Setup of run A:
==> flow/design.v <==
module ALU(
    clk,
    rst_n,
    valid,
    ready,
    mode,
    in_A,
    in_B,
    out
);
    input         clk, rst_n;
    input         valid;
    input  [1:0]  mode;  
    output        ready;
    input  [31:0] in_A, in_B;
    output [63:0] out;
    parameter IDLE = 3'd0;
    parameter MUL  = 3'd1;
    parameter DIV  = 3'd2;
    parameter AND  = 3'd3;
    parameter AVG  = 3'd4;
    parameter OUT  = 3'd5;
    reg  [ 2:0] state, state_nxt;
    reg  [ 4:0] counter, counter_nxt;
    reg  [64:0] shreg, shreg_nxt;  
    reg  [31:0] alu_in, alu_in_nxt;
    reg  [32:0] alu_out;
    reg         ready_;
    assign ready = ready_;
    assign out = shreg[63:0];
    always @(*) begin
        case(state)
            IDLE: begin
                if (valid) 
                    case (mode)
                        0 : state_nxt = MUL;
                        1 : state_nxt = DIV;
                        2 : state_nxt = AND;
                        3 : state_nxt = AVG;
                    endcase
                else state_nxt = IDLE;
            end
            MUL : state_nxt = (counter != 31) ? MUL : OUT;
            DIV : state_nxt = (counter != 31) ? DIV : OUT;
            AND : state_nxt = OUT;
            AVG : state_nxt = OUT;
            OUT : state_nxt = IDLE;
            default : state_nxt = IDLE;
        endcase
    end
    always @(*) begin
        if ((state == MUL) || (state == DIV)) counter_nxt = counter + 1; 
        else                                  counter_nxt = 0;
    end
    always @(*) begin
        case(state)
            IDLE: begin
                if (valid) alu_in_nxt = in_B;
                else       alu_in_nxt = 0;
            end
            OUT : alu_in_nxt = 0;
            default: alu_in_nxt = alu_in;
        endcase
    end
    always @(*) begin
        case (state)
            MUL : begin
                if (shreg[0]) alu_out = shreg[63:32] + alu_in;
                else          alu_out = shreg[63:32];
            end
            DIV : alu_out = shreg[64:32] - {1'b0, alu_in};
            AND : alu_out = shreg[31:0] & alu_in;
            AVG : alu_out = (shreg[31:0] + alu_in) >> 1;
            default alu_out = 0;
        endcase
    end
    always @(*) begin
        case (state)
            IDLE: begin
                if (valid) begin
                    shreg_nxt = {33'b0, in_A};
                    if (state_nxt == DIV) shreg_nxt = shreg_nxt << 1;                 
                end
                else shreg_nxt = 0;
            end
            MUL : shreg_nxt = {1'b0, alu_out, shreg[31:1]};
            DIV : begin
                if (shreg[64:32] < {1'b0, alu_in}) shreg_nxt = shreg << 1;
                else                      shreg_nxt = {alu_out[31:0], shreg[31:0], 1'b1};
                if (counter == 31) shreg_nxt = {1'b0, shreg_nxt[64:33], shreg_nxt[31:0]};
            end
            AND : shreg_nxt = {32'b0, alu_out};
            AVG : shreg_nxt = {32'b0, alu_out};
            OUT : shreg_nxt = 0;
            default : shreg_nxt = 0;
        endcase
    end
    always @(posedge clk or negedge rst_n) begin
        if (!rst_n) begin
            state   <= IDLE;
            counter <= 0;
            shreg   <= 0;
            alu_in  <= 0;
            ready_  <= 0;
        end
        else begin
            state   <= state_nxt;
            counter <= counter_nxt;
            shreg   <= shreg_nxt;
            alu_in  <= alu_in_nxt;
            ready_  <= (state_nxt == OUT) ? 1 : 0;
        end
    end
endmodule
make LEC_CHECK=0 ABC_AREA=1 CAP_MARGIN=20 CELL_PAD_IN_SITES_DETAIL_PLACEMENT=1 CORE_ASPECT_RATIO=0.63 CORE_MARGIN=2 CORE_UTILIZATION=39 CTS_CLUSTER_DIAMETER=256 CTS_CLUSTER_SIZE=60 GPL_TIMING_DRIVEN=0 PLACE_DENSITY_LB_ADDON=0.22 SLEW_MARGIN=40 TNS_END_PERCENT=30 finish   # period 7.35 ns
run.sh (not shown) runs the stock make flow with config.mk's settings and CLKGATE_MAP_FILE=.
Setup changes, run A to run B
# run A
export LEC_CHECK = 0
export ABC_AREA = 1
export CAP_MARGIN = 20
export CELL_PAD_IN_SITES_DETAIL_PLACEMENT = 1
export CORE_ASPECT_RATIO = 0.63
export CORE_MARGIN = 2
export CORE_UTILIZATION = 39
export CTS_CLUSTER_DIAMETER = 256
export CTS_CLUSTER_SIZE = 60
export GPL_TIMING_DRIVEN = 0
export PLACE_DENSITY_LB_ADDON = 0.22
export SLEW_MARGIN = 40
export TNS_END_PERCENT = 30
create_clock -name core_clock -period 7.35 [get_ports {clk}]
# run B
export LEC_CHECK = 0
export CAP_MARGIN = 20
export CORE_ASPECT_RATIO = 0.54
export CORE_MARGIN = 2
export CORE_UTILIZATION = 39
export SLEW_MARGIN = 25
create_clock -name core_clock -period 10.0 [get_ports {clk}]
Notes after the runs:
Run B went all the way through synthesis, placement and routing and the layout is clean on timing, DRC and antenna.
Compared with run A, run B shows a lower final cell area excluding filler cells.
In the flow results for run A and run B, the share of total power consumed by net switching is larger on run A.
The final reports for run B and run A show final cell count lower in the former.
What run C does differently from run B at the input level:
# run B
export LEC_CHECK = 0
export CAP_MARGIN = 20
export CORE_ASPECT_RATIO = 0.54
export CORE_MARGIN = 2
export CORE_UTILIZATION = 39
export SLEW_MARGIN = 25
create_clock -name core_clock -period 10.0 [get_ports {clk}]
# run C
export LEC_CHECK = 0
export CAP_MARGIN = 20
export CORE_MARGIN = 2
export CORE_UTILIZATION = 62
export CTS_CLUSTER_SIZE = 98
export SLEW_MARGIN = 20
create_clock -name core_clock -period 5.83 [get_ports {clk}]
==> comparison <==
Cells: run C has fewer instances than run B. Sort run C and run B by synthesis-to-layout area growth, descending, and run B comes first. On core area: between run C and run B, it ends up higher for run B. [compare] base=run B new=run C: met1 global-route usage +3.6 points, pin slew with the least headroom to its limit moved down, final weighted congestion of routability-driven global placement rose by 0.047, critical path depth increased by 2 relative to the old numbers.
Here is what was changed in the inputs of run D compared with run C.
# run C
export LEC_CHECK = 0
export CAP_MARGIN = 20
export CORE_MARGIN = 2
export CORE_UTILIZATION = 62
export CTS_CLUSTER_SIZE = 98
export SLEW_MARGIN = 20
create_clock -name core_clock -period 5.83 [get_ports {clk}]
# run D
export LEC_CHECK = 0
export CAP_MARGIN = 20
export CORE_MARGIN = 2
export CORE_UTILIZATION = 69
export CTS_CLUSTER_SIZE = 35
export SLEW_MARGIN = 20
create_clock -name core_clock -period 3.96 [get_ports {clk}]
## What came out
- Final critical delay including setup and external delays for run D: 0.52 ns down relative to run C
- [run D] flow finished | final checks: failed | reasons: negative setup slack
- Compared with run C, run D shows a flip-flop and latch power that is 43% higher.
- Re net switching power: run C and run D aren't equal, and the higher value belongs to run D.
- Diff run C -> run D | clock power | up by more than half
- Sequential share of layout area, run C and run D: smaller value in run D
- First-iteration DRC count: run D > run C
- Run C -> run D: overall power of the completed layout increased by more than half
- Diff run C -> run D: via count went up by 910; final weighted congestion in routability-driven placement climbed 0.95%; clock skew now smaller.
- Compared to run C, run D reaches a higher achievable clock.
Power figures rest on the tool's default switching activity, not on a simulated workload.
